==> inputs of run a <==
==> flow/design.v (excerpt) <==
module JAM (
input CLK,
input RST,
output reg [2:0] W,
output reg [2:0] J,
input [6:0] Cost,
output reg [3:0] MatchCount,
output reg [9:0] MinCost,
output reg Valid );
reg [5:0]state;
reg [2:0]num[0:7];
reg [4:0]ix;
reg [9:0]tempCost;
reg [4:0]changePoint;
reg [4:0]n;
reg [4:0]max_min_pos;
reg [4:0]max_min_value;
always @(posedge CLK or posedge RST) 
begin
    if(RST)
    begin
		  W <= 0;
		  J <= 0;
		  Valid <= 0;
		  num[0] <= 0;
		  num[1] <= 1;
		  num[2] <= 2;
		  num[3] <= 3;
		  num[4] <= 4;
		  num[5] <= 5;
		  num[6] <= 6;
		  num[7] <= 7;
		  state <= 0;
		  ix <= 1;
		  tempCost <= 0;
		  MatchCount <= 0;
		  MinCost <= 1023;
		  changePoint <= 0;
		  n <= 10;
		  max_min_pos <= 0;
		  max_min_value <= 10;
    end
    else 
    begin
		case(state)
			5'd0:
			begin
				if(ix > 8)
				begin
					if(tempCost < MinCost)
					begin
						MatchCount <= 1;
						MinCost <= tempCost;
					end
					else if(tempCost == MinCost)
					begin
						MatchCount <= MatchCount + 1;
					end
					ix <= 1;
					tempCost <= 0;
					state <= 1;
				end
				else if(ix == 8)
				begin
					tempCost <= tempCost + Cost;
					ix <= ix + 1;
				end
				else
				begin
					tempCost <= tempCost + Cost;
					W <= ix;
					J <= num[ix];
					ix <= ix + 1;
				end
			end
			5'd1:
			begin
				if(num[7] > num[6])
				begin
					num[6] <= num[7];
					num[7] <= num[6];
					state <= 0;
					W <= 0;
					J <= num[0];
				end
				else if(num[6] > num[5])
				begin
  ...
Settings: LEC_CHECK=0, ABC_AREA=0, CAP_MARGIN=0, CELL_PAD_IN_SITES_DETAIL_PLACEMENT=0, CELL_PAD_IN_SITES_GLOBAL_PLACEMENT=0, CORE_ASPECT_RATIO=1.39, CORE_MARGIN=2, CORE_UTILIZATION=15, GPL_ROUTABILITY_DRIVEN=1, HOLD_SLACK_MARGIN=0.25, MAX_ROUTING_LAYER=met4, PLACE_DENSITY_LB_ADDON=0.13, SETUP_SLACK_MARGIN=1.08, SLEW_MARGIN=20, TNS_END_PERCENT=15; clock period 4.76 ns.
run.sh (not shown) runs the stock make flow with config.mk's settings and CLKGATE_MAP_FILE=.
==> run b: changes against run a <==
==> flow/config.mk (replaced) <==
export PLATFORM = sky130hd
export DESIGN_NAME = JAM
export DESIGN_NICKNAME = JAM
export VERILOG_FILES = /design/flow/design.v
export SDC_FILE = /design/flow/constraint.sdc
export NUM_CORES = 4
export LEC_CHECK = 0
export CAP_MARGIN = 20
export CORE_MARGIN = 2
export CORE_UTILIZATION = 40
export CTS_CLUSTER_DIAMETER = 400
export CTS_CLUSTER_SIZE = 100
export SETUP_SLACK_MARGIN = 2.3
export SLEW_MARGIN = 20
==> flow/constraint.sdc (replaced) <==
create_clock -name core_clock -period 8.0 [get_ports {CLK}]
set_input_delay 1.6000 -clock core_clock [delete_from_list [all_inputs] [get_ports {CLK}]]
set_output_delay 1.6000 -clock core_clock [all_outputs]
set_load 0.01 [all_outputs]
==> run c: changes against run a <==
==> flow/config.mk (replaced) <==
export PLATFORM = sky130hd
export DESIGN_NAME = JAM
export DESIGN_NICKNAME = JAM
export VERILOG_FILES = /design/flow/design.v
export SDC_FILE = /design/flow/constraint.sdc
export NUM_CORES = 4
export LEC_CHECK = 0
export ABC_AREA = 1
export CAP_MARGIN = 20
export CORE_MARGIN = 2
export CORE_UTILIZATION = 65
export GPL_ROUTABILITY_DRIVEN = 0
export SLEW_MARGIN = 20
==> flow/constraint.sdc (replaced) <==
create_clock -name core_clock -period 2.42 [get_ports {CLK}]
set_input_delay 0.4840 -clock core_clock [delete_from_list [all_inputs] [get_ports {CLK}]]
set_output_delay 0.4840 -clock core_clock [all_outputs]
set_load 0.01 [all_outputs]
==> results <==
| item | run b | run c | run a |
|---|---|---|---|
| Number of nets in the final layout | 912 | 1243 | 931 |
| Final non-filler cell area | 7660 sq um | 8930 sq um | 8300 sq um |
| Detailed-route vias per instance | 6.00 | 6.32 | 4.38 |
| Multi-Input Combinational | 650 | 835 | 650 |
| Number of global-route vias before repair | 6115 | 7464 | 6711 |
| Combinational group share of total power | 0.028 | 0.027 | 0.031 |
| Worst setup margin | 4.36 ns | -0.248 ns | 1.28 ns |
| Via Count | 6382 | 8284 | 6429 |
| Power density relative to cell area | 113 nW/um^2 | 330 nW/um^2 | 178 nW/um^2 |
| GRT Util Overall | 0.238 | 0.426 | 0.127 |
| Result of the run | complete, no violations | failed layout checks | complete, no violations |
| Violated checks | - | negative setup slack | - |
| Final Routed Wirelength | 21100 microns | 25600 microns | 29300 microns |
| Total chip power | 0.862 mW | 2.95 mW | 1.48 mW |
| Clock network power consumption | 0.438 mW | 1.55 mW | 0.759 mW |
| Area fraction in mux cells | 0.0925 | 0.00410 | 0.0925 |


==> v14 <==
==> flow/design.v <==
module JAM (
input CLK,
input RST,
output reg [2:0] W,
output reg [2:0] J,
input [6:0] Cost,
output reg [3:0] MatchCount,
output reg [9:0] MinCost,
output reg Valid );
reg [5:0]state;
reg [2:0]num[0:7];
reg [4:0]ix;
reg [9:0]tempCost;
reg [4:0]changePoint;
reg [4:0]n;
reg [4:0]max_min_pos;
reg [4:0]max_min_value;
always @(posedge CLK or posedge RST) 
begin
    if(RST)
    begin
		  W <= 0;
		  J <= 0;
		  Valid <= 0;
		  num[0] <= 0;
		  num[1] <= 1;
		  num[2] <= 2;
		  num[3] <= 3;
		  num[4] <= 4;
		  num[5] <= 5;
		  num[6] <= 6;
		  num[7] <= 7;
		  state <= 0;
		  ix <= 1;
		  tempCost <= 0;
		  MatchCount <= 0;
		  MinCost <= 1023;
		  changePoint <= 0;
		  n <= 10;
		  max_min_pos <= 0;
		  max_min_value <= 10;
    end
    else 
    begin
		case(state)
			5'd0:
			begin
				if(ix > 8)
				begin
					if(tempCost < MinCost)
					begin
						MatchCount <= 1;
						MinCost <= tempCost;
					end
					else if(tempCost == MinCost)
					begin
						MatchCount <= MatchCount + 1;
					end
					ix <= 1;
					tempCost <= 0;
					state <= 1;
				end
				else if(ix == 8)
				begin
					tempCost <= tempCost + Cost;
					ix <= ix + 1;
				end
				else
				begin
					tempCost <= tempCost + Cost;
					W <= ix;
					J <= num[ix];
					ix <= ix + 1;
				end
			end
			5'd1:
			begin
				if(num[7] > num[6])
				begin
					num[6] <= num[7];
					num[7] <= num[6];
					state <= 0;
					W <= 0;
					J <= num[0];
				end
				else if(num[6] > num[5])
				begin
					 if(num[7] > num[5] && num[7] < num[6])
					 begin
						num[7] <= num[6];
						num[5] <= num[7];
						num[6] <= num[5];
						state <= 0;
						W <= 0;
						J <= num[0];
					 end
					 else
					 begin
						num[5] <= num[6];
						num[6] <= num[7];
						num[7] <= num[5];
						state <= 0;
						W <= 0;
						J <= num[0];
					 end
				end
				else if(num[5] > num[4])
				begin
						if(num[6] < num[4] && ((num[7] < num[4]) || num[5] < num[7]) )
						begin
							num[4] <= num[5];
							num[5] <= num[7];
							num[7] <= num[4];
						end
						else if(num[6] > num[4] && num[5] > num[6] && num[7] < num[4])
						begin
							num[4] <= num[6];
							num[5] <= num[7];
							num[6] <= num[4];
							num[7] <= num[5];
						end
						else if(num[7] > num[4] && num[7] < num[6] && num[7] < num[5])
						begin
							num[4] <= num[7];
							num[5] <= num[4];
							num[7] <= num[5];
						end
						state <= 0;
						W <= 0;
						J <= num[0];
				end
				else if(num[4] > num[3])
				begin
					changePoint <= 3;
					state <= 2;
					n <= 4;
				end
				else if(num[3] > num[2])
				begin
					changePoint <= 2;
					state <= 2;
					n <= 3;
				end
				else if(num[2] > num[1])
				begin
					changePoint <= 1;
					state <= 2;
					n <= 2;
				end
				else if(num[1] > num[0])
				begin
					changePoint <= 0;
					state <= 2;
					n <= 1;
				end
				else
					state <= 4;
			end
			5'd2:
			begin
				if(n >= 8)
				begin
					num[changePoint] <= num[max_min_pos];
					num[max_min_pos] <= num[changePoint];
					state <= 3;
					max_min_value <= 10;
				end
				else
				begin
					if(num[n] > num[changePoint] && num[n] < max_min_value)
					begin
						max_min_pos <= n;
						max_min_value <= num[n];
					end
					n <= n + 1;
				end
			end
			5'd3:
			begin
				if(changePoint == 4)
				begin
					num[5] <= num[7];
					num[7] <= num[5];
				end
				else if(changePoint == 3)
				begin
					num[4] <= num[7];
					num[5] <= num[6];
					num[6] <= num[5];
					num[7] <= num[4];
				end
				else if(changePoint == 2)
				begin
					num[3] <= num[7];
					num[4] <= num[6];
					num[6] <= num[4];
					num[7] <= num[3];
				end
				else if(changePoint == 1)
				begin
					num[2] <= num[7];
					num[3] <= num[6];
					num[4] <= num[5];
					num[5] <= num[4];
					num[6] <= num[3];
					num[7] <= num[2];
				end
				else if(changePoint == 0)
				begin
					num[1] <= num[7];
					num[2] <= num[6];
					num[3] <= num[5];
					num[5] <= num[3];
					num[6] <= num[2];
					num[7] <= num[1];
				end
					state <= 0;
					W <= 0;
					J <= num[0];
			end
			5'd4:
			begin
				Valid <= 1;
			end
		endcase
    end
end
endmodule
==> flow/run.sh <==
#!/bin/bash
# the make line also repeats each setting of config.mk as NAME=value (left out here)
make -C /OpenROAD-flow-scripts/flow DESIGN_CONFIG=/design/flow/config.mk WORK_HOME=/design/flow/orfs CLKGATE_MAP_FILE= finish
==> flow/config.mk <==
export PLATFORM = sky130hd
export DESIGN_NAME = JAM
export DESIGN_NICKNAME = JAM
export VERILOG_FILES = /design/flow/design.v
export SDC_FILE = /design/flow/constraint.sdc
export NUM_CORES = 4
export LEC_CHECK = 0
export ABC_AREA = 1
export CAP_MARGIN = 20
export CORE_MARGIN = 2
export CORE_UTILIZATION = 65
export HOLD_SLACK_MARGIN = 0.29
export SLEW_MARGIN = 20
==> flow/constraint.sdc <==
create_clock -name core_clock -period 2.42 [get_ports {CLK}]
set_input_delay 0.4840 -clock core_clock [delete_from_list [all_inputs] [get_ports {CLK}]]
set_output_delay 0.4840 -clock core_clock [all_outputs]
set_load 0.01 [all_outputs]
==> v27 (differences from v14) <==
--- a/flow/config.mk
+++ b/flow/config.mk
@@ -6,8 +6,12 @@
 export NUM_CORES = 4
 export LEC_CHECK = 0
 export ABC_AREA = 1
-export CAP_MARGIN = 20
+export CAP_MARGIN = 5
+export CORE_ASPECT_RATIO = 0.9
 export CORE_MARGIN = 2
-export CORE_UTILIZATION = 65
-export HOLD_SLACK_MARGIN = 0.29
+export CORE_UTILIZATION = 72
+export CTS_CLUSTER_DIAMETER = 223
+export CTS_CLUSTER_SIZE = 100
+export SETUP_SLACK_MARGIN = 0.54
 export SLEW_MARGIN = 20
+export TNS_END_PERCENT = 80
==> flow/constraint.sdc (replaced) <==
create_clock -name core_clock -period 4.69 [get_ports {CLK}]
set_input_delay 0.9380 -clock core_clock [delete_from_list [all_inputs] [get_ports {CLK}]]
set_output_delay 0.9380 -clock core_clock [all_outputs]
set_load 0.01 [all_outputs]
==> v13 (differences from v14) <==
--- a/flow/config.mk
+++ b/flow/config.mk
@@ -7,7 +7,11 @@
 export LEC_CHECK = 0
 export ABC_AREA = 1
 export CAP_MARGIN = 20
+export CORE_ASPECT_RATIO = 1.33
 export CORE_MARGIN = 2
-export CORE_UTILIZATION = 65
-export HOLD_SLACK_MARGIN = 0.29
+export CORE_UTILIZATION = 72
+export CTS_CLUSTER_DIAMETER = 335
+export CTS_CLUSTER_SIZE = 93
+export SETUP_SLACK_MARGIN = 0.56
 export SLEW_MARGIN = 20
+export TNS_END_PERCENT = 5
==> flow/constraint.sdc (replaced) <==
create_clock -name core_clock -period 2.11 [get_ports {CLK}]
set_input_delay 0.4220 -clock core_clock [delete_from_list [all_inputs] [get_ports {CLK}]]
set_output_delay 0.4220 -clock core_clock [all_outputs]
set_load 0.01 [all_outputs]
==> v35 (differences from v14) <==
==> flow/config.mk (replaced) <==
export PLATFORM = sky130hd
export DESIGN_NAME = JAM
export DESIGN_NICKNAME = JAM
export VERILOG_FILES = /design/flow/design.v
export SDC_FILE = /design/flow/constraint.sdc
export NUM_CORES = 4
export LEC_CHECK = 0
export CAP_MARGIN = 20
export CORE_MARGIN = 2
export CORE_UTILIZATION = 9
export SLEW_MARGIN = 20
==> flow/constraint.sdc (replaced) <==
create_clock -name core_clock -period 10.1 [get_ports {CLK}]
set_input_delay 2.0200 -clock core_clock [delete_from_list [all_inputs] [get_ports {CLK}]]
set_output_delay 2.0200 -clock core_clock [all_outputs]
set_load 0.01 [all_outputs]
==> reports/results.tsv <==
metric	value	unit
rsz0062_at_grt	false	
grt-ovfl-total	0	
outcome	complete, no violations	
finalNonFillerCells	1214	
synth.cellmix.simpleShare	32.58	%
critical_path_buf_inv_count	4	
postLayoutCoreUtil	80.79	%
crit_path_top_delay_cell	ha_1	
placed_cell_area	7609	um^2
via_count	7907	
(the above is from v27)
==> reports/results.tsv <==
metric	value	unit
placed_cell_area	8584	um^2
grt-ovfl-total	176	
async_flop_share	100.0	%
met1_usage	78.28	%
hold_buffers	0	
outcome	did not finish	
fp-utilization	73.67	%
netlist_area	7317	um^2
syn-num-nets	1149	
cts-resized-gates	195	
compound_area_share	18.09	%
dp_slack	-498.8	ps
firstError	[ERROR GRT-0116] Global routing finished with congestion. Check the congestion regions in the DRC Viewer.	
failed_stage	global routing	
synth.cellmix.simpleShare	32.58	%
cts_sinks	79	
(the above is from v13)
==> reports/results.tsv <==
metric	value	unit
outcome	complete, no violations	
synth.cellmix.simpleShare	15.90	%
max_slew.worst_pin.slew	1224	ps
crit_path_top_delay_cell	fa_1	
p_clk_share	49.9	%
rsz0062_at_grt	false	
dominant_cells	multi-input combinational cells	
comb-power	19.3	uW
num-nonclk-buffers	32	
fp-utilization	9.110	%
comb_cells	650	
cts_sinks	79	
postLayoutCoreUtil	11.33	%
finalNonFillerCells	1868	
crit_type	input pin to flop	
via_count	6363	
critical_path_buf_inv_count	1	
dp_cells	1852	
slew_headroom	18.15	%
(the above is from v35)
==> reports/results.tsv <==
metric	value	unit
placed_cell_area	8139	um^2
synthMuxAreaShare	0.4104	%
violations	negative setup slack	
outcome	finished with violations	
finalNonFillerCells	1330	
finalSetupViolCount	20	
postLayoutCoreUtil	84.12	%
rsz0062_at_grt	true	
synth.cellmix.simpleShare	32.58	%
via_count	8799	
fin_ws	-266.9	ps
(the above is from v14)
Power and IR drop assume default switching activity.
